==> run a: inputs <==
// uart_top
module uart_top #(
    parameter   OPERAND_WIDTH = 512,
    parameter   ADDER_WIDTH   = 128,
    parameter   NBYTES        = OPERAND_WIDTH / 8,  
    parameter   CLK_FREQ      = 125_000_000,
    parameter   BAUD_RATE     = 7_812_500    
  )  
  (
    input   wire   iClk, iRst,
    input   wire   iRx,
    output  wire   oTx
  );
export LEC_CHECK = 0
export CAP_MARGIN = 35
export CORE_MARGIN = 2
export CORE_UTILIZATION = 61
export CTS_CLUSTER_DIAMETER = 42
export SETUP_SLACK_MARGIN = 1.3
export SLEW_MARGIN = 20
export TNS_END_PERCENT = 5
create_clock -name core_clock -period 8.0 [get_ports {iClk}]
run.sh (not shown) runs the stock make flow with config.mk's settings and CLKGATE_MAP_FILE=.
==> inputs of run b, as changes to run a <==
- CAP_MARGIN: 35 -> 20
- CORE_UTILIZATION: 61 -> 72
- CTS_CLUSTER_DIAMETER: 42 -> 117
- SETUP_SLACK_MARGIN: 1.3 -> default
- TNS_END_PERCENT: 5 -> default
==> flow/constraint.sdc (replaced) <==
create_clock -name core_clock -period 3.53 [get_ports {iClk}]
set_input_delay 0.7060 -clock core_clock [delete_from_list [all_inputs] [get_ports {iClk}]]
set_output_delay 0.7060 -clock core_clock [all_outputs]
set_load 0.01 [all_outputs]
==> inputs of run c, as changes to run a <==
- CAP_MARGIN: 35 -> 20
- CORE_UTILIZATION: 61 -> 72
- CTS_CLUSTER_DIAMETER: 42 -> 117
- SETUP_SLACK_MARGIN: 1.3 -> default
==> flow/constraint.sdc (replaced) <==
create_clock -name core_clock -period 2.33 [get_ports {iClk}]
set_input_delay 0.4660 -clock core_clock [delete_from_list [all_inputs] [get_ports {iClk}]]
set_output_delay 0.4660 -clock core_clock [all_outputs]
set_load 0.01 [all_outputs]
==> qor summary <==
| quantity | run a | run c | run b |
|---|---|---|---|
| Status | finished clean | complete, but fails checks | complete, but fails checks |
| Layout check failures | - | setup timing | setup timing |
| Relative slew slack | 0.142 | 0.214 | 0.143 |
| Storage cell area | 63,300 um^2 | 63,400 um^2 | 63,300 um^2 |
| Multi-input combinational area share | 0.380 | 0.376 | 0.382 |
| Met2 Wirelength | 150 mm | 164 mm | 162 mm |
| Number of global-route vias before repair | 83.6k | 93.8k | 90.4k |
| Sequential cell fraction of total power | 0.465 | 0.502 | 0.504 |
| Origin of the worst setup path | MP_ADDER_INST.regB_Q[44]$_SDFF_PP0_ | MP_ADDER_INST.regB_Q[72]$_SDFF_PP0_ | MP_ADDER_INST.regB_Q[73]$_SDFF_PP0_ |
| Internal portion of total power | 26.7 mW | 86.0 mW | 56.3 mW |
| Wire length per cell after detailed routing | 20.2 um | 21.5 um | 21.8 um |
| Die outline height | 445 um | 410 um | 410 um |
| Time the worst path needs with I/O delays and setup | 4240 ps | 3550 ps | 3590 ps |
| Leakage Power | 45.3 nW | 49.0 nW | 46.4 nW |
| Number of cells traversed by the worst register-to-register path | 14 | 16 | 15 |
| Synthesis-to-finish area growth | 11.9% | 16.9% | 12.7% |
| Largest clock skew in the final design | 60.3 ps | 52.1 ps | 62.1 ps |
| Antenna cell count | 8 | 17 | 13 |
| CP bufs+invs | 0 | 4 | 2 |
| Register-to-register setup slack | 3760 ps | -1220 ps | -60 ps |
| Post-Place Cell Area | 120,000 um^2 | 126,000 um^2 | 123,000 um^2 |
| Number of core rows | 161 | 149 | 149 |
| Largest voltage drop on the vdd net | 0.263 mV | 0.848 mV | 0.585 mV |
| CP required | 8820 ps | 3150 ps | 4320 ps |
| Post-DP HPWL | 210 mm | 229 mm | 219 mm |

---

==> job 7884 <==
uart_top again, from the RTL that the note above started with.
// uart_top
module uart_top #(
    parameter   OPERAND_WIDTH = 512,
    parameter   ADDER_WIDTH   = 128,
    parameter   NBYTES        = OPERAND_WIDTH / 8,  
    parameter   CLK_FREQ      = 125_000_000,
    parameter   BAUD_RATE     = 7_812_500    
  )  
  (
    input   wire   iClk, iRst,
    input   wire   iRx,
    output  wire   oTx
  );
clock: 4.17 ns
lec_check: 0
abc_area: 0
cap_margin: 20
cell_pad_in_sites_detail_placement: 2
core_aspect_ratio: 1.47
core_margin: 5
core_utilization: 38
hold_slack_margin: 0.18
max_routing_layer: met4
min_routing_layer: met1
place_density_lb_addon: 0.11
setup_slack_margin: 0.37
slew_margin: 20
tns_end_percent: 50
==> job 8335: changes against job 7884 <==
==> flow/config.mk (replaced) <==
export PLATFORM = sky130hd
export DESIGN_NAME = uart_top
export DESIGN_NICKNAME = uart_top
export VERILOG_FILES = /design/flow/design.v
export SDC_FILE = /design/flow/constraint.sdc
export NUM_CORES = 4
export LEC_CHECK = 0
export CAP_MARGIN = 15
export CORE_MARGIN = 2
export CORE_UTILIZATION = 72
export CTS_CLUSTER_DIAMETER = 29
export SETUP_SLACK_MARGIN = 0.78
export SLEW_MARGIN = 20
==> flow/constraint.sdc (replaced) <==
create_clock -name core_clock -period 3.0 [get_ports {iClk}]
set_input_delay 0.6000 -clock core_clock [delete_from_list [all_inputs] [get_ports {iClk}]]
set_output_delay 0.6000 -clock core_clock [all_outputs]
set_load 0.01 [all_outputs]
==> job 3831: changes against job 7884 <==
==> flow/config.mk (replaced) <==
export PLATFORM = sky130hd
export DESIGN_NAME = uart_top
export DESIGN_NICKNAME = uart_top
export VERILOG_FILES = /design/flow/design.v
export SDC_FILE = /design/flow/constraint.sdc
export NUM_CORES = 4
export LEC_CHECK = 0
export ABC_AREA = 0
export CAP_MARGIN = 20
export CELL_PAD_IN_SITES_DETAIL_PLACEMENT = 0
export CELL_PAD_IN_SITES_GLOBAL_PLACEMENT = 1
export CORE_ASPECT_RATIO = 1.47
export CORE_MARGIN = 5
export CORE_UTILIZATION = 72
export CTS_CLUSTER_DIAMETER = 264
export CTS_CLUSTER_SIZE = 99
export HOLD_SLACK_MARGIN = 0.18
export MAX_ROUTING_LAYER = met4
export MIN_ROUTING_LAYER = met1
export PLACE_DENSITY = 0.38
export SETUP_SLACK_MARGIN = 1.2
export SLEW_MARGIN = 20
export TNS_END_PERCENT = 50
==> job 8647: changes against job 7884 <==
==> flow/config.mk (replaced) <==
export PLATFORM = sky130hd
export DESIGN_NAME = uart_top
export DESIGN_NICKNAME = uart_top
export VERILOG_FILES = /design/flow/design.v
export SDC_FILE = /design/flow/constraint.sdc
export NUM_CORES = 4
export LEC_CHECK = 0
export CAP_MARGIN = 20
export CELL_PAD_IN_SITES_DETAIL_PLACEMENT = 2
export CORE_ASPECT_RATIO = 1.0
export CORE_MARGIN = 2
export CORE_UTILIZATION = 17
export CTS_CLUSTER_SIZE = 33
export PLACE_DENSITY_LB_ADDON = 0.21
export SLEW_MARGIN = 40
==> flow/constraint.sdc (replaced) <==
create_clock -name core_clock -period 6.81 [get_ports {iClk}]
set_input_delay 1.3620 -clock core_clock [delete_from_list [all_inputs] [get_ports {iClk}]]
set_output_delay 1.3620 -clock core_clock [all_outputs]
set_load 0.01 [all_outputs]
==> results.txt <==
Clock Power -> 20.2 mW
WL final -> 401000 um
Sw Share -> 23.4%
M1 WL -> 197000 um
Post-DRT Antenna Nets -> 0
outcome -> finished clean
Source of the figures above: job 8647

==> results.txt <==
met2 wire len -> 221000 um
Post-synth top flop -> dfxtp_1
Die H -> 688 um
Sw Share -> 22.6%
WL final -> 412000 um
M1 WL -> 161000 um
Top Metal Used -> met4
number of max-slew violations in the final report -> 0
Combinational Power -> 1.87 mW
Post-DRT Antenna Nets -> 0
outcome -> finished clean
Source of the figures above: job 7884

==> results.txt <==
# Max-Cap Violations -> 2
final setup fails -> 97
setup ws final -> -0.635 ns
number of max-slew violations in the final report -> 4
Violated Checks -> capacitance limit, slew limit, setup timing
outcome -> complete, but fails checks
Source of the figures above: job 8335

==> results.txt <==
outcome -> did not finish
Fail Step -> 3_1_place_gp_skip_io
first reported error -> [ERROR GPL-0301] Utilization 104.354 % exceeds 100%.
cell taking the most area after synthesis -> dfxtp_1
Yosys Chip Area -> 119000 sq um
Init Core Util -> 72.5%
Post-synth seq share -> 53.3%
Synth async-reset ratio -> 0%
Yosys Instances -> 13.4k
Area leader share -> 53.3%
Post-synth top flop -> dfxtp_1
Source of the figures above: job 3831


---

==> tundra: inputs <==
uart_top again, from the RTL that the note above started with.
clock: 2.85 ns
lec_check: 0
abc_area: 0
cap_margin: 20
cell_pad_in_sites_detail_placement: 0
core_aspect_ratio: 1.15
core_margin: 2
core_utilization: 72
cts_cluster_size: 15
hold_slack_margin: 0.18
max_routing_layer: met4
min_routing_layer: met1
place_density_lb_addon: 0.25
setup_slack_margin: -0.28
slew_margin: 20
tns_end_percent: 95
==> inputs of indigo, as changes to tundra <==
- ABC_AREA: 0 -> default
- CELL_PAD_IN_SITES_DETAIL_PLACEMENT: 0 -> default
- CORE_ASPECT_RATIO: 1.15 -> default
- CORE_UTILIZATION: 72 -> 62
- CTS_CLUSTER_SIZE: 15 -> default
- HOLD_SLACK_MARGIN: 0.18 -> default
- MAX_ROUTING_LAYER: met4 -> default
- MIN_ROUTING_LAYER: met1 -> default
- PLACE_DENSITY: default -> 0.35
- PLACE_DENSITY_LB_ADDON: 0.25 -> default
- SETUP_SLACK_MARGIN: -0.28 -> 0.63
- TNS_END_PERCENT: 95 -> default
==> flow/constraint.sdc (replaced) <==
create_clock -name core_clock -period 6.7 [get_ports {iClk}]
set_input_delay 1.3400 -clock core_clock [delete_from_list [all_inputs] [get_ports {iClk}]]
set_output_delay 1.3400 -clock core_clock [all_outputs]
set_load 0.01 [all_outputs]
==> inputs of cedar, as changes to tundra <==
- ABC_AREA: 0 -> default
- CELL_PAD_IN_SITES_DETAIL_PLACEMENT: 0 -> default
- CORE_ASPECT_RATIO: 1.15 -> default
- CORE_UTILIZATION: 72 -> 40
- CTS_CLUSTER_SIZE: 15 -> default
- HOLD_SLACK_MARGIN: 0.18 -> default
- MAX_ROUTING_LAYER: met4 -> default
- MIN_ROUTING_LAYER: met1 -> default
- PLACE_DENSITY_LB_ADDON: 0.25 -> default
- SETUP_SLACK_MARGIN: -0.28 -> default
- TNS_END_PERCENT: 95 -> default
==> flow/constraint.sdc (replaced) <==
create_clock -name core_clock -period 8.0 [get_ports {iClk}]
set_input_delay 1.6000 -clock core_clock [delete_from_list [all_inputs] [get_ports {iClk}]]
set_output_delay 1.6000 -clock core_clock [all_outputs]
set_load 0.01 [all_outputs]
==> results <==
item	tundra	cedar	indigo
Setup tns final	-39760 ps	0 ps	0 ps
Result of the run	finished with violations	no timing/DRC/antenna violations	no timing/DRC/antenna violations
Layout check failures	setup timing	-	-
Total clock buffers created by CTS	308	329	326
RSZ-0062 raised after global routing	true	false	false
Switching power as a share of total power	0.2153	0.2175	0.2157
Vertical die size	439.5 µm	548.8 µm	441.6 µm
Core Area	0.1635 mm²	0.2960 mm²	0.1902 mm²
Area after detailed placement	0.1242 mm²	0.1212 mm²	0.1194 mm²
Post-Place Cells	15240	16430	15000
Largest net degree at the start of global routing	167	247	241
Crit path to	MP_ADDER_INST.regResult[509]	MP_ADDER_INST.regResult[501]	MP_ADDER_INST.regResult[509]
Floorplan Utilization	0.7260	0.4011	0.6243
Multi-input combinational area share	0.3791	0.3813	0.3881
Final worst-path cycle share	1.252	0.5158	0.6450
Number of warnings the tools reported	225	285	290
DP Wirelength	226100 µm	197800 µm	208000 µm
Total number of vias	93840	84650	87210
Transition time at the pin with the least slew margin	1153 ps	1226 ps	1280 ps
Worst reg2reg endpoint	MP_ADDER_INST.regResult[509]	MP_ADDER_INST.regResult[501]	MP_ADDER_INST.regResult[509]

---

==> inputs of wip/sierra <==
uart_top again, from the RTL that the note above started with.
Settings: LEC_CHECK=0, ABC_AREA=0, CAP_MARGIN=20, CELL_PAD_IN_SITES_DETAIL_PLACEMENT=0, CORE_ASPECT_RATIO=1.47, CORE_MARGIN=2, CORE_UTILIZATION=72, CTS_CLUSTER_SIZE=100, HOLD_SLACK_MARGIN=0.18, MAX_ROUTING_LAYER=met4, MIN_ROUTING_LAYER=met1, PLACE_DENSITY_LB_ADDON=0.11, SETUP_SLACK_MARGIN=0.79, SLEW_MARGIN=20, TNS_END_PERCENT=50; clock period 3.29 ns.
==> wip/juniper (differences from wip/sierra) <==
ABC_AREA = not set   (was 0)
CELL_PAD_IN_SITES_DETAIL_PLACEMENT = not set   (was 0)
CORE_ASPECT_RATIO = not set   (was 1.47)
CTS_CLUSTER_DIAMETER = 71   (was not set)
CTS_CLUSTER_SIZE = 11   (was 100)
HOLD_SLACK_MARGIN = not set   (was 0.18)
MAX_ROUTING_LAYER = not set   (was met4)
MIN_ROUTING_LAYER = not set   (was met1)
PLACE_DENSITY = 0.41   (was not set)
PLACE_DENSITY_LB_ADDON = not set   (was 0.11)
SETUP_SLACK_MARGIN = not set   (was 0.79)
TNS_END_PERCENT = 5   (was 50)
==> flow/constraint.sdc (replaced) <==
create_clock -name core_clock -period 2.33 [get_ports {iClk}]
set_input_delay 0.4660 -clock core_clock [delete_from_list [all_inputs] [get_ports {iClk}]]
set_output_delay 0.4660 -clock core_clock [all_outputs]
set_load 0.01 [all_outputs]
==> wip/nickel (differences from wip/sierra) <==
ABC_AREA = not set   (was 0)
CELL_PAD_IN_SITES_DETAIL_PLACEMENT = not set   (was 0)
CORE_ASPECT_RATIO = not set   (was 1.47)
CORE_UTILIZATION = 66   (was 72)
CTS_CLUSTER_SIZE = not set   (was 100)
HOLD_SLACK_MARGIN = not set   (was 0.18)
MAX_ROUTING_LAYER = not set   (was met4)
MIN_ROUTING_LAYER = not set   (was met1)
PLACE_DENSITY_LB_ADDON = not set   (was 0.11)
SETUP_SLACK_MARGIN = not set   (was 0.79)
TNS_END_PERCENT = not set   (was 50)
==> flow/constraint.sdc (replaced) <==
create_clock -name core_clock -period 6.94 [get_ports {iClk}]
set_input_delay 1.3880 -clock core_clock [delete_from_list [all_inputs] [get_ports {iClk}]]
set_output_delay 1.3880 -clock core_clock [all_outputs]
set_load 0.01 [all_outputs]
==> wip/xenon (differences from wip/sierra) <==
CTS_CLUSTER_SIZE = 15   (was 100)
SETUP_SLACK_MARGIN = -0.28   (was 0.79)
==> flow/constraint.sdc (replaced) <==
create_clock -name core_clock -period 2.85 [get_ports {iClk}]
set_input_delay 0.5700 -clock core_clock [delete_from_list [all_inputs] [get_ports {iClk}]]
set_output_delay 0.5700 -clock core_clock [all_outputs]
set_load 0.01 [all_outputs]
==> summary.txt <==
fresh numbers from the pnr run: outcome=complete, but fails checks, SO Faults=negative setup slack, fin worst setup slack=-393 ps, M1 WL=122 mm, Setup violations, final=53, final instance area=136,000 µm², Hold Buf Count CTS=0, Clock group=34.4 mW, tap cells=2,184, PnR Total Power=75.8 mW
the above is filed under wip/sierra

==> summary.txt <==
fresh numbers from the pnr run: outcome=no timing/DRC/antenna violations, initial antenna violation count=28, final-layout clock-cell area share=0.0802, Hold Buf Count CTS=0, Clock group=17.1 mW, CTS clk-pin slew, worst paths=60 ps, Worst Path Buf+Inv=1, Comb pwr share=0.027, PnR Total Power=36.6 mW, M1 WL=135 mm, Worst setup EP type=flop, FP Core Util=0.665, tap cells=2,355, Setup violations, final=0, fin worst setup slack=2660 ps
the above is filed under wip/nickel

==> summary.txt <==
fresh numbers from the pnr run: M1 WL=132 mm, fin worst setup slack=-1260 ps, Hold Buf Count CTS=1, final instance area=138,000 µm², grt ovf=0, Met2 Routed Length=163 mm, asr flop ratio synth=0, Flop+latch power=55.1 mW, outcome=complete, but fails checks, Setup violations, final=255, Switching Share=0.220, Clock group=45.9 mW, Post-Synth AOI/OAI Area=0.135, tap cells=2,189, SO Faults=negative setup slack
the above is filed under wip/juniper

==> summary.txt <==
fresh numbers from the pnr run: tap cells=2,184, SO Faults=negative setup slack, FP Core Util=0.725, outcome=complete, but fails checks, Hold Buf Count CTS=0, number of synthesized flops with an enable pin=2, fin worst setup slack=-743 ps, Post-Syn Area=119,000 µm², hold wc startpoint=iRx, Clock group=38.9 mW, Met2 Routed Length=163 mm, Setup violations, final=181, PnR Total Power=86.7 mW
the above is filed under wip/xenon

Power and IR drop assume default switching activity.
